== violet ==
Design mult16_top, start of the top module:
module mult16_top (
  input         clk,
  input  [15:0] a,
  input  [15:0] b,
  output [31:0] p
);
For scale: ~670 cells after synthesis.
==> flow/config.mk <==
export PLATFORM = sky130hd
export DESIGN_NAME = mult16_top
export DESIGN_NICKNAME = mult16_top
export VERILOG_FILES = /design/flow/design.v
export SDC_FILE = /design/flow/constraint.sdc
export NUM_CORES = 4
export LEC_CHECK = 0
export CAP_MARGIN = 20
export CORE_MARGIN = 2
export CORE_UTILIZATION = 57
export SLEW_MARGIN = 20
==> flow/constraint.sdc <==
create_clock -name core_clock -period 7.89 [get_ports {clk}]
set_input_delay 1.5780 -clock core_clock [delete_from_list [all_inputs] [get_ports {clk}]]
set_output_delay 1.5780 -clock core_clock [all_outputs]
set_load 0.01 [all_outputs]
run.sh (not shown) runs the stock make flow with config.mk's settings and CLKGATE_MAP_FILE=.
[flow] violet | stages: complete | final checks: fail | reason: setup timing
Inputs modified between violet and amber:
- changing CORE_UTILIZATION from 57 to 40
- setting SETUP_SLACK_MARGIN to 4.25 for the first time
- changing the clock period (ns, I/O delays scaled along) from 7.89 to 14.2
## What came out
amber went all the way through synthesis, placement and routing and the layout is clean on timing, DRC and antenna.
Minimum period implied by the final worst setup slack of amber is on par with violet.
As far as CTS clock-pin slew for the worst setup and hold paths is concerned, violet and amber perform about the same.
In the flow results for amber and violet, the wire length of the first global-routing pass is larger on amber.
Looking at die size, amber sits 5900 um2 above violet.
Summary — total wire length after detailed routing, amber relative to violet: higher, by 640 um.
What zinc does differently from amber at the input level:
- CORE_UTILIZATION changed from 40 to 68
- ABC_AREA newly set to 1
- SETUP_SLACK_MARGIN removed (was 4.25)
- the clock period (ns, I/O delays scaled along) changed from 14.2 to 21.7
==> comparison <==
Summary of zinc over amber: yosys-reported design area after synthesis rose 4.1%, timing-limited maximum frequency fell 11%, smallest hold slack fell 30 ps. Higher worst max-slew margin expressed relative to the limit was reported by amber, not zinc.
For raven, these inputs were changed with respect to zinc:
- removing ABC_AREA (formerly 1)
- changing CORE_UTILIZATION from 68 to 66
- changing the clock period (ns, I/O delays scaled along) from 21.7 to 12.2
Results
- For the final critical-path setup slack, raven came in 7900 ps lower than zinc did.
- Side by side, effective utilization at floorplan turned out lower in raven than in zinc.
- To summarise raven: no stage aborted, but the layout did not pass its checks, failing on setup timing.
- raven — global routing usage summed across all routing layers 0.50 points lower, zinc as reference
- Per the comparison of raven with zinc, first-pass GRT wire length decreased by about 2.3% relative to the old numbers; hold slack increased by 57 ps relative to the old numbers; count of clock-buffer cells in the layout decreased by 3 relative to the old numbers.
- Against zinc as the reference, raven delivers a lower synthesized cell area.
- Between raven and zinc, it is raven whose fraction of the cycle the final worst path needs is higher, by 38 points.

* * *

== oak ==
Starting RTL as in the previous note.
clock: 7.91 ns
lec_check: 0
abc_area: 1
cap_margin: 40
cell_pad_in_sites_detail_placement: 0
cell_pad_in_sites_global_placement: 2
core_aspect_ratio: 1.44
core_margin: 3
core_utilization: 59
gpl_routability_driven: 0
hold_slack_margin: 0.13
max_routing_layer: met5
slew_margin: 5
[oak] flow finished | final checks: failed | reasons: negative setup slack
The following lists how pine was set up differently from oak:
Settings: removing ABC_AREA (formerly 1); changing SLEW_MARGIN from 5 to 20; removing CELL_PAD_IN_SITES_GLOBAL_PLACEMENT (formerly 2); removing MAX_ROUTING_LAYER (formerly met5); removing HOLD_SLACK_MARGIN (formerly 0.13); removing CELL_PAD_IN_SITES_DETAIL_PLACEMENT (formerly 0); changing CAP_MARGIN from 40 to 20; removing CORE_ASPECT_RATIO (formerly 1.44); changing CORE_MARGIN from 3 to 2; removing GPL_ROUTABILITY_DRIVEN (formerly 0); changing CORE_UTILIZATION from 59 to 70; changing the clock period (ns, I/O delays scaled along) from 7.91 to 3.75.
==> results <==
- The flow for pine finished, though final verification flagged negative setup slack.
- Diff oak -> pine: global-route usage moved up; clock network area share moved down; wire length moved up; post-detailed-placement half-perimeter wirelength moved down; number of global-route vias before repair moved down.
- Looking at met1 demand-to-capacity share in global routing across oak and pine, the one that comes out higher is pine.
- Looking at number of filler instances in the final layout, pine sits below oak.
- Compare oak and pine | share of the core filled with cells lower: oak
- Maximum frequency from static timing analysis, oak and pine, higher one = oak.
- On register-to-register slack, oak beats pine.
- Of oak and pine, the higher signal arrival time at the worst endpoint belongs to pine.
Inputs modified between pine and birch:
Settings: CORE_UTILIZATION changed from 70 to 58; the clock period (ns, I/O delays scaled along) changed from 3.75 to 7.9.
## What came out
To summarise birch: no stage aborted, but the layout did not pass its checks, failing on negative setup slack. Measured against each other, birch and pine differ in mean number of vias per cell, the lower figure coming from birch. After detailed routing, pine needs more wire than birch. On sequential share of layout area: birch sits above pine. Relative to pine, cell count increased by about 3% in birch. On hold slack: between birch and pine, it ends up higher for birch. Of birch and pine, pine shows the higher area used by multi-input combinational logic, with birch below it. Sort birch and pine by final worst-path cycle share asc -> top: birch.
Input-level comparison between maple and birch:
Settings: PLACE_DENSITY now 0.35, previously not set; CORE_UTILIZATION now 72, was 58; ABC_AREA now 1, previously not set; the clock period (ns, I/O delays scaled along) now 9.39, was 7.9.
- [maple] flow finished | final checks: failed | reasons: negative setup slack
- [flow] birch | stages: complete | final checks: fail | reason: negative setup slack
- Compared with birch, in maple reg-to-reg setup timing slack higher, area of all sequential standard cells up 0.49%, register share of the cell area went up 0.19 points, logic depth of the worst setup path including buffers went up 1.
- The higher area growth from synthesis to layout of maple and birch is in birch.
- Diff birch -> maple: post-CTS setup repair buffer count went down by 2.

* * *

## run 1
Starting RTL as in the previous note.
==> flow/config.mk <==
export PLATFORM = sky130hd
export DESIGN_NAME = mult16_top
export DESIGN_NICKNAME = mult16_top
export VERILOG_FILES = /design/flow/design.v
export SDC_FILE = /design/flow/constraint.sdc
export NUM_CORES = 4
export LEC_CHECK = 0
export CAP_MARGIN = 20
export CORE_MARGIN = 2
export CORE_UTILIZATION = 55
export SLEW_MARGIN = 20
==> flow/constraint.sdc <==
create_clock -name core_clock -period 14.2 [get_ports {clk}]
set_input_delay 2.8400 -clock core_clock [delete_from_list [all_inputs] [get_ports {clk}]]
set_output_delay 2.8400 -clock core_clock [all_outputs]
set_load 0.01 [all_outputs]
No stage failed in run 1, and the final checks on the layout all came back clean.
diff inputs: run 1 => run 2
--- a/flow/config.mk
+++ b/flow/config.mk
@@ -6,6 +6,8 @@
 export NUM_CORES = 4
 export LEC_CHECK = 0
+export ABC_AREA = 1
 export CAP_MARGIN = 20
 export CORE_MARGIN = 2
-export CORE_UTILIZATION = 55
+export CORE_UTILIZATION = 68
+export CTS_CLUSTER_SIZE = 98
 export SLEW_MARGIN = 20
==> flow/constraint.sdc <==
create_clock -name core_clock -period 10.1 [get_ports {clk}]
set_input_delay 2.0200 -clock core_clock [delete_from_list [all_inputs] [get_ports {clk}]]
set_output_delay 2.0200 -clock core_clock [all_outputs]
set_load 0.01 [all_outputs]
Findings:
Completing all stages was not enough for run 2: its layout failed the final checks because of negative setup slack. Run 1 → run 2: post-synthesis share of cell area spent on full adders, half adders and majority gates now sits lower, final non-filler cell total grew by about 4%, final worst-path cycle share now larger.
> inputs changed (run 2 -> run 3)
--- a/flow/config.mk
+++ b/flow/config.mk
@@ -9,5 +9,5 @@
 export CAP_MARGIN = 20
 export CORE_MARGIN = 2
-export CORE_UTILIZATION = 68
-export CTS_CLUSTER_SIZE = 98
+export CORE_UTILIZATION = 72
+export PLACE_DENSITY_LB_ADDON = 0.14
 export SLEW_MARGIN = 20
==> flow/constraint.sdc <==
create_clock -name core_clock -period 9.75 [get_ports {clk}]
set_input_delay 1.9500 -clock core_clock [delete_from_list [all_inputs] [get_ports {clk}]]
set_output_delay 1.9500 -clock core_clock [all_outputs]
set_load 0.01 [all_outputs]
==> results <==
As for a clean layout from run 2 and run 3, there is none.
Completing all stages was not enough for run 3: its layout failed the final checks because of negative setup slack.
Delta(fraction of the cycle the final worst path needs, run 3 - run 2) > 0
Run 3 gives more wire length of the first global-routing pass than run 2 did.
Re via count of the first global-routing pass: run 3 is 203 up on run 2.
Run 3 packs its core more tightly than run 2.
Setup changes, run 3 to run 4
--- a/flow/config.mk
+++ b/flow/config.mk
@@ -6,8 +6,7 @@
 export NUM_CORES = 4
 export LEC_CHECK = 0
-export ABC_AREA = 1
 export CAP_MARGIN = 20
 export CORE_MARGIN = 2
 export CORE_UTILIZATION = 72
-export PLACE_DENSITY_LB_ADDON = 0.14
+export PLACE_DENSITY = 0.67
 export SLEW_MARGIN = 20
==> flow/constraint.sdc <==
create_clock -name core_clock -period 12.1 [get_ports {clk}]
set_input_delay 2.4200 -clock core_clock [delete_from_list [all_inputs] [get_ports {clk}]]
set_output_delay 2.4200 -clock core_clock [all_outputs]
set_load 0.01 [all_outputs]
==> comparison <==
Finished, but not clean: run 4, with negative setup slack. Taking run 3 as the reference, in run 4 combined global-route utilization of all metal layers -1.7 points; insertion delay at the late pin of the worst-skew pair essentially unchanged; total placed cells including tap cells -65.
